==> flow/design.v (excerpt) <==
module SVD (
    clk,
    rst,
    we,
    oe,
    data_i,
    element_sel,
    ready,
    data_o_UV,
    data_o_S
);
Size: roughly 6,000 cells after synthesis, roughly 220 flip-flops, roughly 27 I/O pins.
==> flow/config.mk <==
export PLATFORM = sky130hd
export DESIGN_NAME = SVD
export DESIGN_NICKNAME = SVD
export VERILOG_FILES = /design/flow/design.v
export SDC_FILE = /design/flow/constraint.sdc
export NUM_CORES = 4
export LEC_CHECK = 0
export CAP_MARGIN = 0
export CORE_ASPECT_RATIO = 0.97
export CORE_MARGIN = 2
export CORE_UTILIZATION = 43
export CTS_CLUSTER_DIAMETER = 248
export GPL_ROUTABILITY_DRIVEN = 0
export SETUP_SLACK_MARGIN = 1.71
export SLEW_MARGIN = 20
==> flow/constraint.sdc <==
create_clock -name core_clock -period 11.6 [get_ports {clk}]
set_input_delay 2.3200 -clock core_clock [delete_from_list [all_inputs] [get_ports {clk}]]
set_output_delay 2.3200 -clock core_clock [all_outputs]
set_load 0.01 [all_outputs]
run.sh (not shown) runs the stock make flow with config.mk's settings and CLKGATE_MAP_FILE=.
Change:
- CAP_MARGIN: 0 -> 20
- CORE_UTILIZATION: 43 -> 65
- GPL_ROUTABILITY_DRIVEN: 0 -> 1
- SETUP_SLACK_MARGIN: 1.71 -> unset
- clock period: 11.6 -> 6.54 ns (I/O delays scaled with it)
Outcome:
- critical path depth goes up by 16
- clock-buffer cell count came out lower by 6
- non-clock buffer count goes up by 125
- worst setup slack got worse by 3400 ps
- wire length increases slightly
- sequential cell count is unchanged
- design area grows slightly
- synthesized cell count stays the same
- clock skew climbs by 40 ps
- die size shrinks by a quarter to a third
Change:
- CORE_ASPECT_RATIO: 0.97 -> unset
- CORE_UTILIZATION: 65 -> 11
- CTS_CLUSTER_DIAMETER: 248 -> unset
- GPL_ROUTABILITY_DRIVEN: 1 -> unset
- clock period: 6.54 -> 12.6 ns (I/O delays scaled with it)
Effect:
- clock skew came out lower by 37 ps
- hold slack got worse by 10 ps
- final area came out higher by roughly a tenth
- via count came out lower by a few percent
- global-route usage came out lower by 34 points
Change:
- CAP_MARGIN: 20 -> 40
- CORE_UTILIZATION: 11 -> 65
- TNS_END_PERCENT: unset -> 5
- clock period: 12.6 -> 4.93 ns (I/O delays scaled with it)
What happened: The changed run finished but fails on negative setup slack; sequential cell count does not change; via count increases by 14%.
Change:
- CAP_MARGIN: 40 -> 20
- CORE_UTILIZATION: 65 -> 40
- TNS_END_PERCENT: 5 -> unset
- clock period: 4.93 -> 7.2 ns (I/O delays scaled with it)
- Now the flow finished clean
- wire length is lower by 7.6%
- utilization is lower by 38 points
- fmax is lower by about 17%
- clock skew is lower by 28 ps
- hold slack is better by 110 ps
Change:
- CORE_UTILIZATION: 40 -> 72
- PLACE_DENSITY_LB_ADDON: unset -> 0.0
- clock period: 7.2 -> 5.79 ns (I/O delays scaled with it)
The changed run completed, yet does not pass: negative setup slack.
Non-clock buffer count rose by 252.
Synthesized area does not change.
Worst setup slack gets worse by 460 ps.
Routed wire length grows slightly.
Sequential share of layout area shrinks by 0.23 points.

* * *

## run 1
Starting RTL as in the previous note.
==> flow/config.mk <==
export PLATFORM = sky130hd
export DESIGN_NAME = SVD
export DESIGN_NICKNAME = SVD
export VERILOG_FILES = /design/flow/design.v
export SDC_FILE = /design/flow/constraint.sdc
export NUM_CORES = 4
export LEC_CHECK = 0
export ABC_AREA = 1
export CAP_MARGIN = 25
export CORE_ASPECT_RATIO = 0.87
export CORE_MARGIN = 2
export CORE_UTILIZATION = 40
export CTS_CLUSTER_DIAMETER = 164
export CTS_CLUSTER_SIZE = 31
export GPL_ROUTABILITY_DRIVEN = 0
export HOLD_SLACK_MARGIN = 0.08
export MIN_ROUTING_LAYER = met2
export SETUP_SLACK_MARGIN = -0.28
export SLEW_MARGIN = 0
==> flow/constraint.sdc <==
create_clock -name core_clock -period 8.0 [get_ports {clk}]
set_input_delay 1.6000 -clock core_clock [delete_from_list [all_inputs] [get_ports {clk}]]
set_output_delay 1.6000 -clock core_clock [all_outputs]
set_load 0.01 [all_outputs]
Stage in which a tool error killed run 1: global routing.
Here is what was changed in the inputs of run 2 compared with run 1.
# run 1
export LEC_CHECK = 0
export ABC_AREA = 1
export CAP_MARGIN = 25
export CORE_ASPECT_RATIO = 0.87
export CORE_MARGIN = 2
export CORE_UTILIZATION = 40
export CTS_CLUSTER_DIAMETER = 164
export CTS_CLUSTER_SIZE = 31
export GPL_ROUTABILITY_DRIVEN = 0
export HOLD_SLACK_MARGIN = 0.08
export MIN_ROUTING_LAYER = met2
export SETUP_SLACK_MARGIN = -0.28
export SLEW_MARGIN = 0
create_clock -name core_clock -period 8.0 [get_ports {clk}]
# run 2
export LEC_CHECK = 0
export CAP_MARGIN = 20
export CORE_MARGIN = 2
export CORE_UTILIZATION = 40
export SETUP_SLACK_MARGIN = 0.25
export SLEW_MARGIN = 20
create_clock -name core_clock -period 7.48 [get_ports {clk}]
[summary]
Looking at the reports, run 2 completed the entire flow and the layout it produced met the timing, DRC and antenna checks. From run 1 to run 2 the numbers moved as follows: post-synthesis share of cell area spent on and-or and or-and gates lost 1.8 points, total clock buffers created by CTS picked up an extra 19, post-detailed-placement half-perimeter wirelength lost about 14%. Diff run 1 -> run 2 | post-synthesis share of cell area spent on xor and xnor gates | increase of 7.3 points.

* * *

Setup of job 9908:
SVD again, from the RTL that the note above started with.
clock: 11.6 ns
lec_check: 0
abc_area: 1
cap_margin: 0
core_aspect_ratio: 0.97
core_margin: 2
core_utilization: 43
cts_cluster_diameter: 248
gpl_routability_driven: 0
hold_slack_margin: 0.26
max_routing_layer: met4
slew_margin: 20
tns_end_percent: 95
Per the final summary, job 9908 finished and its layout is clean on timing, DRC and antenna.
diff inputs: job 9908 => job 7335
# job 9908
export LEC_CHECK = 0
export ABC_AREA = 1
export CAP_MARGIN = 0
export CORE_ASPECT_RATIO = 0.97
export CORE_MARGIN = 2
export CORE_UTILIZATION = 43
export CTS_CLUSTER_DIAMETER = 248
export GPL_ROUTABILITY_DRIVEN = 0
export HOLD_SLACK_MARGIN = 0.26
export MAX_ROUTING_LAYER = met4
export SLEW_MARGIN = 20
export TNS_END_PERCENT = 95
create_clock -name core_clock -period 11.6 [get_ports {clk}]
# job 7335
export LEC_CHECK = 0
export ABC_AREA = 1
export CAP_MARGIN = 20
export CORE_MARGIN = 2
export CORE_UTILIZATION = 72
export MAX_ROUTING_LAYER = met4
export PLACE_DENSITY_LB_ADDON = 0.2
export SETUP_SLACK_MARGIN = 1.79
export SLEW_MARGIN = 20
create_clock -name core_clock -period 6.05 [get_ports {clk}]
==> results <==
Job 7335 terminated abnormally: global routing reported GRT-0232. Lower level count of the clock H-tree goes to job 7335 over job 9908. Job 7335 vs. job 9908: post-placement cell area went up by about 0.8%. Area of the synthesized netlist per yosys stat came out exactly the same in job 7335 and job 9908.

* * *

Starting RTL as in the previous note.
==> flow/design.v (excerpt) <==
module SVD (
    clk,
    rst,
    we,
    oe,
    data_i,
    element_sel,
    ready,
    data_o_UV,
    data_o_S
);
clock: 6.05 ns
lec_check: 0
abc_area: 1
cap_margin: 20
core_margin: 2
core_utilization: 72
cts_cluster_size: 36
hold_slack_margin: 0.3
max_routing_layer: met4
place_density_lb_addon: 0.2
setup_slack_margin: 1.79
slew_margin: 20
The starting point stopped in global routing (5_1_grt), error GRT-0232.
Change:
- ABC_AREA: 1 -> not set
- CORE_UTILIZATION: 72 -> 49
- CTS_CLUSTER_SIZE: 36 -> not set
- HOLD_SLACK_MARGIN: 0.3 -> not set
- MAX_ROUTING_LAYER: met4 -> not set
- PLACE_DENSITY_LB_ADDON: 0.2 -> not set
- SETUP_SLACK_MARGIN: 1.79 -> not set
- clock period: 6.05 -> 7.48 ns (I/O delays scaled with it)
After rerunning:
- The changed run went through all stages and came out clean
- area after synthesis came out lower by about 2.3%
- synthesized cell count shrinks by about 23%
- die area climbs by about 43%

* * *

Setup of zinc:
SVD again, from the RTL that the note above started with.
Settings: LEC_CHECK=0, CAP_MARGIN=5, CORE_ASPECT_RATIO=0.6, CORE_MARGIN=2, CORE_UTILIZATION=63, CTS_CLUSTER_SIZE=87, GPL_ROUTABILITY_DRIVEN=0, GPL_TIMING_DRIVEN=0, MAX_ROUTING_LAYER=met4, MIN_ROUTING_LAYER=met2, PLACE_DENSITY_LB_ADDON=0.03, SETUP_SLACK_MARGIN=1.23, SLEW_MARGIN=20; clock period 5.11 ns.
zinc: it failed during global routing, and the tool reported GRT-0116.
Input-level comparison between pepper and zinc:
==> flow/config.mk <==
export PLATFORM = sky130hd
export DESIGN_NAME = SVD
export DESIGN_NICKNAME = SVD
export VERILOG_FILES = /design/flow/design.v
export SDC_FILE = /design/flow/constraint.sdc
export NUM_CORES = 4
export LEC_CHECK = 0
export CAP_MARGIN = 40
export CORE_MARGIN = 2
export CORE_UTILIZATION = 72
export PLACE_DENSITY_LB_ADDON = 0.0
export SLEW_MARGIN = 20
export TNS_END_PERCENT = 5
==> flow/constraint.sdc <==
create_clock -name core_clock -period 5.62 [get_ports {clk}]
set_input_delay 1.1240 -clock core_clock [delete_from_list [all_inputs] [get_ports {clk}]]
set_output_delay 1.1240 -clock core_clock [all_outputs]
set_load 0.01 [all_outputs]
Findings:
Looking at the logs for pepper and zinc, the single run that did not finish was zinc.
pepper finished every stage; the final checks, however, were not passed, the failures being negative setup slack.
Status: zinc FAILED at global routing (tool error)
Taking pepper as 1.0, zinc lands at 1.4 on horizontal die dimension.
Taking zinc as the reference, in pepper pre-placement core utilization went up by 9.0 points; post-detailed-placement half-perimeter wirelength decreased 17%; synthesized netlist cell count flat.
Changes observed in pepper relative to zinc: number of buffers inserted by post-CTS setup repair now smaller; area fraction in mux cells comparable; total die area now smaller.
Modified inputs, onyx compared to pepper
diff --git a/flow/config.mk b/flow/config.mk
--- a/flow/config.mk
+++ b/flow/config.mk
@@ -7,7 +7,5 @@
 export LEC_CHECK = 0
-export CAP_MARGIN = 40
+export CAP_MARGIN = 20
 export CORE_MARGIN = 2
-export CORE_UTILIZATION = 72
-export PLACE_DENSITY_LB_ADDON = 0.0
+export CORE_UTILIZATION = 68
 export SLEW_MARGIN = 20
-export TNS_END_PERCENT = 5
==> flow/constraint.sdc <==
create_clock -name core_clock -period 12.6 [get_ports {clk}]
set_input_delay 2.5200 -clock core_clock [delete_from_list [all_inputs] [get_ports {clk}]]
set_output_delay 2.5200 -clock core_clock [all_outputs]
set_load 0.01 [all_outputs]
Notes after the runs:
Note that the wire length of the first global-routing pass recorded for onyx amounts to 0.898 times the value seen in pepper. Every run in onyx and pepper closed cleanly, with the single exception of pepper. pepper had finished all stages when the layout checks came back failing, citing negative setup slack. The termination of the worst setup path comes out U[2][9] in one run and data_o_S[1] in the other, namely in pepper and onyx respectively. Changes observed in onyx relative to pepper: wire length on met2 shows a reduction of 10,000 µm; number of buffers added by the clock tree synthesis step shows an increase of 6.9%. onyx vs pepper, slowest cell on the critical path: nor2_1 vs mux4_2.
Changes in fjord relative to onyx:
diff --git a/flow/config.mk b/flow/config.mk
--- a/flow/config.mk
+++ b/flow/config.mk
@@ -9,3 +9,3 @@
 export CORE_MARGIN = 2
-export CORE_UTILIZATION = 68
+export CORE_UTILIZATION = 40
 export SLEW_MARGIN = 20
==> flow/constraint.sdc <==
create_clock -name core_clock -period 7.48 [get_ports {clk}]
set_input_delay 1.4960 -clock core_clock [delete_from_list [all_inputs] [get_ports {clk}]]
set_output_delay 1.4960 -clock core_clock [all_outputs]
set_load 0.01 [all_outputs]
==> results <==
Summary of fjord over onyx: via density per instance went down by 12%; routed wire length increased 4.7%; total routing usage reported by global routing dropped 16 points; total of clock buffers placed in the layout now sits lower.
Relative to onyx, count of placed standard cells in the final layout, fillers left out has increased by 12% in fjord.
On wire length per cell after detailed routing: fjord sits below onyx.
In the tables for fjord and onyx, final cycle utilization of the critical path reads higher with fjord.
Changes in ember relative to fjord:
diff --git a/flow/config.mk b/flow/config.mk
--- a/flow/config.mk
+++ b/flow/config.mk
@@ -9,3 +9,5 @@
 export CORE_MARGIN = 2
-export CORE_UTILIZATION = 40
+export CORE_UTILIZATION = 72
+export PLACE_DENSITY = 0.4
+export SETUP_SLACK_MARGIN = 0.19
 export SLEW_MARGIN = 20
==> flow/constraint.sdc <==
create_clock -name core_clock -period 5.0 [get_ports {clk}]
set_input_delay 1.0000 -clock core_clock [delete_from_list [all_inputs] [get_ports {clk}]]
set_output_delay 1.0000 -clock core_clock [all_outputs]
set_load 0.01 [all_outputs]
--- outcome ---
- ember — starting utilization of the core area 32 points higher, fjord as reference
- Diff ember..fjord | floorplan net count | unchanged
- ember: die extent in y about 25% below fjord
- ember vs fjord: cell total after placement up slightly
- global routing: ember exited with error
- fjord did not stop at any stage, and its layout met the timing, DRC and antenna checks.
- Number of clock buffers inserted by TritonCTS, fjord and ember: smaller value in ember
- Going from fjord to ember, die area shows a reduction of about 44%; core outline area shows a reduction of about 45%.
- Summary of ember over fjord: die width saw a decrease, placed standard-cell area has increased.
- Relative to fjord, post-CTS setup-driven buffer insertion count increased by 141 in ember.

* * *

Starting RTL as in the previous note.
clock: 7.67 ns
lec_check: 0
cap_margin: 15
cell_pad_in_sites_detail_placement: 2
cell_pad_in_sites_global_placement: 0
core_margin: 7
core_utilization: 40
cts_cluster_diameter: 133
cts_cluster_size: 18
gpl_routability_driven: 0
gpl_timing_driven: 1
hold_slack_margin: 0.09
place_density_lb_addon: 0.13
slew_margin: 0
The first run ran to the end with no violations.
Edit:
==> flow/config.mk (replaced) <==
export PLATFORM = sky130hd
export DESIGN_NAME = SVD
export DESIGN_NICKNAME = SVD
export VERILOG_FILES = /design/flow/design.v
export SDC_FILE = /design/flow/constraint.sdc
export NUM_CORES = 4
export LEC_CHECK = 0
export ABC_AREA = 1
export CAP_MARGIN = 20
export CORE_ASPECT_RATIO = 0.87
export CORE_MARGIN = 2
export CORE_UTILIZATION = 40
export CTS_CLUSTER_DIAMETER = 395
export CTS_CLUSTER_SIZE = 31
export GPL_ROUTABILITY_DRIVEN = 0
export MIN_ROUTING_LAYER = met2
export SETUP_SLACK_MARGIN = -0.28
export SLEW_MARGIN = 0
==> flow/constraint.sdc (replaced) <==
create_clock -name core_clock -period 8.0 [get_ports {clk}]
set_input_delay 1.6000 -clock core_clock [delete_from_list [all_inputs] [get_ports {clk}]]
set_output_delay 1.6000 -clock core_clock [all_outputs]
set_load 0.01 [all_outputs]
What happened: The changed run did not get past global routing (5_1_grt); synthesized cell count rose by a quarter to a third; synthesized area goes up by a few percent; die area came out lower by a few percent.

* * *

v1:
Starting RTL as in the previous note.
==> flow/config.mk <==
export PLATFORM = sky130hd
export DESIGN_NAME = SVD
export DESIGN_NICKNAME = SVD
export VERILOG_FILES = /design/flow/design.v
export SDC_FILE = /design/flow/constraint.sdc
export NUM_CORES = 4
export LEC_CHECK = 0
export ABC_AREA = 1
export CAP_MARGIN = 0
export CORE_ASPECT_RATIO = 0.5
export CORE_MARGIN = 2
export CORE_UTILIZATION = 72
export CTS_CLUSTER_DIAMETER = 367
export CTS_CLUSTER_SIZE = 95
export PLACE_DENSITY = 0.4
export SETUP_SLACK_MARGIN = 0.85
export SLEW_MARGIN = 20
export TNS_END_PERCENT = 10
==> flow/constraint.sdc <==
create_clock -name core_clock -period 4.16 [get_ports {clk}]
set_input_delay 0.8320 -clock core_clock [delete_from_list [all_inputs] [get_ports {clk}]]
set_output_delay 0.8320 -clock core_clock [all_outputs]
set_load 0.01 [all_outputs]
v1 did not finish; a tool error ended it in global routing.
For v46, these inputs were changed with respect to v1:
# v1
export LEC_CHECK = 0
export ABC_AREA = 1
export CAP_MARGIN = 0
export CORE_ASPECT_RATIO = 0.5
export CORE_MARGIN = 2
export CORE_UTILIZATION = 72
export CTS_CLUSTER_DIAMETER = 367
export CTS_CLUSTER_SIZE = 95
export PLACE_DENSITY = 0.4
export SETUP_SLACK_MARGIN = 0.85
export SLEW_MARGIN = 20
export TNS_END_PERCENT = 10
create_clock -name core_clock -period 4.16 [get_ports {clk}]
# v46
export LEC_CHECK = 0
export CAP_MARGIN = 20
export CORE_MARGIN = 2
export CORE_UTILIZATION = 72
export SETUP_SLACK_MARGIN = 0.85
export SLEW_MARGIN = 20
create_clock -name core_clock -period 7.74 [get_ports {clk}]
### Flow results
- Per the final summary, v46 finished and its layout is clean on timing, DRC and antenna.
- What ended v1 was a tool error in global routing; the run never finished.
- Between v46 and v1, post-CTS resize count is lower for v46, v1 comes in above that.
- Between v46 and v1, chip width is higher for v1, v46 comes in under that.
- Relative to v1, the yosys-reported design area after synthesis of v46 is lower by about 2.3%.
- Synthesized area improves in v46 relative to v1.
- Diff v1 -> v46: synthesized cell count saw a decrease, post-synthesis share of cell area spent on and-or and or-and gates went down 1.8 points, multiplexer share of the synthesized area went up by 9.5 points.
- Summary: with v1 as the reference, per-instance average area after synthesis in v46 moved up by more than a quarter.
- The die outline height reported for v46 is greater than that of v1 by 39%.
diff inputs: v46 => v11
# v46
export LEC_CHECK = 0
export CAP_MARGIN = 20
export CORE_MARGIN = 2
export CORE_UTILIZATION = 72
export SETUP_SLACK_MARGIN = 0.85
export SLEW_MARGIN = 20
create_clock -name core_clock -period 7.74 [get_ports {clk}]
# v11
export LEC_CHECK = 0
export CAP_MARGIN = 20
export CORE_MARGIN = 2
export CORE_UTILIZATION = 72
export CTS_CLUSTER_SIZE = 50
export PLACE_DENSITY_LB_ADDON = 0.0
export SETUP_SLACK_MARGIN = 0.35
export SLEW_MARGIN = 20
export TNS_END_PERCENT = 55
create_clock -name core_clock -period 5.79 [get_ports {clk}]
## What came out
Layout checks on v11: not met. Flow itself completed; violations: setup timing.
v46 has completed all stages; timing, DRC and antenna checks passed.
Delta (v11 minus v46): area growth from synthesis to layout saw an increase; maximum clock frequency saw an increase; instance area after placement saw an increase.
diff inputs: v11 => v2
# v11
export LEC_CHECK = 0
export CAP_MARGIN = 20
export CORE_MARGIN = 2
export CORE_UTILIZATION = 72
export CTS_CLUSTER_SIZE = 50
export PLACE_DENSITY_LB_ADDON = 0.0
export SETUP_SLACK_MARGIN = 0.35
export SLEW_MARGIN = 20
export TNS_END_PERCENT = 55
create_clock -name core_clock -period 5.79 [get_ports {clk}]
# v2
export LEC_CHECK = 0
export CAP_MARGIN = 20
export CORE_ASPECT_RATIO = 0.92
export CORE_MARGIN = 2
export CORE_UTILIZATION = 72
export CTS_CLUSTER_SIZE = 46
export HOLD_SLACK_MARGIN = 0.28
export PLACE_DENSITY_LB_ADDON = 0.0
export SETUP_SLACK_MARGIN = -0.48
export SLEW_MARGIN = 40
create_clock -name core_clock -period 4.95 [get_ports {clk}]
## What came out
Diff v11..v2 | area after synthesis | unchanged. v2 reports a lower die outline height than v11 does. Between v11 and v2, the die size figures differ only marginally. Sort v11 and v2 by number of buffers created by CTS, descending, and v11 comes first. v2 ends up with a number of setup buffers added after CTS that is 13 lower than in v11. As the logs show, v2 stopped at global routing after a tool error, so it never reached the end of the flow.
